## run A
// SVD
module SVD (
    clk,
    rst,
    we,
    oe,
    data_i,
    element_sel,
    ready,
    data_o_UV,
    data_o_S
);
Size: about 7800 cells after synthesis, about 220 flip-flops, about 53000 sq um of cells after synthesis.
clock: 6.05 ns
lec_check: 0
abc_area: 1
cap_margin: 20
core_margin: 2
core_utilization: 72
max_routing_layer: met4
place_density_lb_addon: 0.2
setup_slack_margin: 1.79
slew_margin: 20
run.sh (not shown) runs the stock make flow with config.mk's settings and CLKGATE_MAP_FILE=.
As the logs show, run A stopped at global routing (5_1_grt) after a tool error, so it never reached the end of the flow.
Edits applied to the flow inputs when going from run A to run B:
- an added CTS_CLUSTER_DIAMETER of 232
- a change of PLACE_DENSITY_LB_ADDON from 0.2 to 0.01
- a change of CORE_UTILIZATION from 72 to 71
- a deleted SETUP_SLACK_MARGIN that had been 1.79
- a deleted MAX_ROUTING_LAYER that had been met4
- a change of the clock period (ns, I/O delays scaled along) from 6.05 to 5.14
Results
Lower placed standard-cell area goes to run A over run B.
From run A to run B the numbers moved as follows: I/O pin count ~0 delta, number of buffers inserted to repair setup after CTS -497.
Run B vs run A: core utilization before placement down
Relative to run A, the placer congestion estimate of run B is lower by about 5.3%.
Run B finished all stages; layout check result: FAIL, due to setup timing.
Any difference in number of enable-type register cells in the synthesized netlist between run A and run B is small enough to ignore.
Higher half-perimeter wire length of the detailed placement result was reported by run A, not run B.
| area of the die | run B vs run A | 1.4% higher |
Relative to run B, the following input files were edited for run C:
- a change of CORE_UTILIZATION from 71 to 11
- a deleted PLACE_DENSITY_LB_ADDON that had been 0.01
- a deleted CTS_CLUSTER_DIAMETER that had been 232
- a deleted ABC_AREA that had been 1
- a change of the clock period (ns, I/O delays scaled along) from 5.14 to 12.6
Findings:
- In the tables for run B and run C, global-route usage over all layers reads lower with run C.
- Having completed the whole flow, run C delivered a layout that passed the timing, DRC and antenna checks.
- Comparing run B and run C, the higher worst path buffer plus inverter count was measured on run B.
- From run B to run C the numbers moved as follows: final setup skew ~0 delta; number of flops mapped to enable cells by yosys ~0 delta; routed wire length -about 18%; multi-input gate share of total cell area -1.2 points; mean instance size in the synthesized netlist +about 27%.
- Per the comparison of run C with run B, met2 wirelength from detailed routing has decreased, area growth from synthesis to layout has increased.
Changes in run D relative to run C:
- CORE_UTILIZATION: 11 -> 72
- PLACE_DENSITY_LB_ADDON: unset -> 0.0
- the clock period (ns, I/O delays scaled along): 12.6 -> 5.79
==> results <==
For the DRC violation total after the first TritonRoute iteration, run D came in about 40% higher than run C did. Summary of run D over run C: wire length reported by the detailed router went up, cell area went down. Summary of run D and run C: one run falls short of a clean finish, namely run D. [run D] flow finished | final checks: failed | reasons: setup timing. Final period utilization: run D > run C. Global-route wire length before repair (higher): run D.
Relative to run D, the following input files were edited for run E:
- an added SETUP_SLACK_MARGIN of -0.48
- an added CORE_ASPECT_RATIO of 0.92
- a change of SLEW_MARGIN from 20 to 40
- an added CTS_CLUSTER_SIZE of 46
- an added HOLD_SLACK_MARGIN of 0.28
- a change of the clock period (ns, I/O delays scaled along) from 5.79 to 4.95
Run E terminated abnormally: global routing (5_1_grt) reported ODB-0269.
Run E: placed wire-length estimate after detailed placement higher than run D
Compared with run D, in run E final RePlAce weighted congestion higher, chip area about even.
Reported for run D and run E, fraction of registers with async set or reset after synthesis turned out identical to the last digit.


v17:
SVD again, from the RTL that the note above started with.
clock: 11.4 ns
lec_check: 0
abc_area: 0
cap_margin: 20
core_aspect_ratio: 0.62
core_margin: 2
core_utilization: 44
cts_cluster_size: 69
gpl_routability_driven: 1
max_routing_layer: met4
min_routing_layer: met1
slew_margin: 20
--- input diff v17..v44 ---
Settings: clearing MIN_ROUTING_LAYER, which used to be met1; clearing GPL_ROUTABILITY_DRIVEN, which used to be 1; clearing CTS_CLUSTER_SIZE, which used to be 69; clearing CORE_ASPECT_RATIO, which used to be 0.62; swapping 20 for 40 in CAP_MARGIN; putting TNS_END_PERCENT at 5 where nothing was set; clearing MAX_ROUTING_LAYER, which used to be met4; swapping 44 for 65 in CORE_UTILIZATION; clearing ABC_AREA, which used to be 0; swapping 11.4 for 4.93 in the clock period (ns, I/O delays scaled along).
- [v44] flow finished | final checks: failed | reasons: setup timing
- v17: done, clean on timing, DRC and antenna
- Count of cell instances traversed by the critical path, v17 and v44: smaller value in v17
- v17 vs v44, path class of the lowest-slack min-delay path: flop to flop vs primary input to async pin
- Delta (v44 minus v17): worst-case headroom to the max-slew limit moved up, aggregate routed wire length moved down, sequential share of layout area moved down.
> inputs changed (v44 -> v49)
Settings: swapping 65 for 40 in CORE_UTILIZATION; swapping 40 for 20 in CAP_MARGIN; clearing TNS_END_PERCENT, which used to be 5; putting SETUP_SLACK_MARGIN at 0.25 where nothing was set; swapping 4.93 for 7.48 in the clock period (ns, I/O delays scaled along).
==> comparison <==
The detailed-route wire length on metal 1 on v44 is in line with that on v49. Between v44 and v49, the register fraction of the total cell area is higher for v49. Starting density of the core (lower): v49. v49 | status: complete | timing, DRC, antenna: pass.
The inputs of v54 differ from those of v49 as listed below.
Settings: a deleted SETUP_SLACK_MARGIN that had been 0.25; a change of CORE_UTILIZATION from 40 to 68; a change of the clock period (ns, I/O delays scaled along) from 7.48 to 12.6.
## What came out
- Taking v49 as the reference, in v54 total met2 wirelength after detailed routing now sits lower; worst setup slack now sits higher; met1 layer wirelength in the final routing now sits lower; final design instance area without fill now sits lower.
- v54 ended up with a lower sum of routed wire length over all layers than v49 did.
- Compared with v49, v54 shows a higher count of clock-net buffers in the final layout.
Input changes introduced in v6 (baseline for comparison: v54):
Settings: CORE_UTILIZATION: 68 -> 65; CORE_ASPECT_RATIO: unset -> 0.97; GPL_ROUTABILITY_DRIVEN: unset -> 1; CTS_CLUSTER_DIAMETER: unset -> 248; the clock period (ns, I/O delays scaled along): 12.6 -> 6.54.
## What came out
- Post-route fraction of the period consumed by the critical path was higher in v6 than in v54.
- [compare] base=v54 new=v6: non-clock buffer area fraction after layout picked up an extra 2.0 points, global-route wire length before repair increased by 8200 um relative to the old numbers, data required time at the worst endpoint decreased 3.05 ns, count of clock-buffer cells in the layout moved down.
- Compared with v54, v6 shows non-clock buffer count that has gone up by more than 100%.
- v6 has completed all stages; timing, DRC and antenna checks passed.
- The largest fanout on the critical path reported for v6 is smaller than that of v54 by 35.
- v54 -> v6: final-layout worst hold slack flat
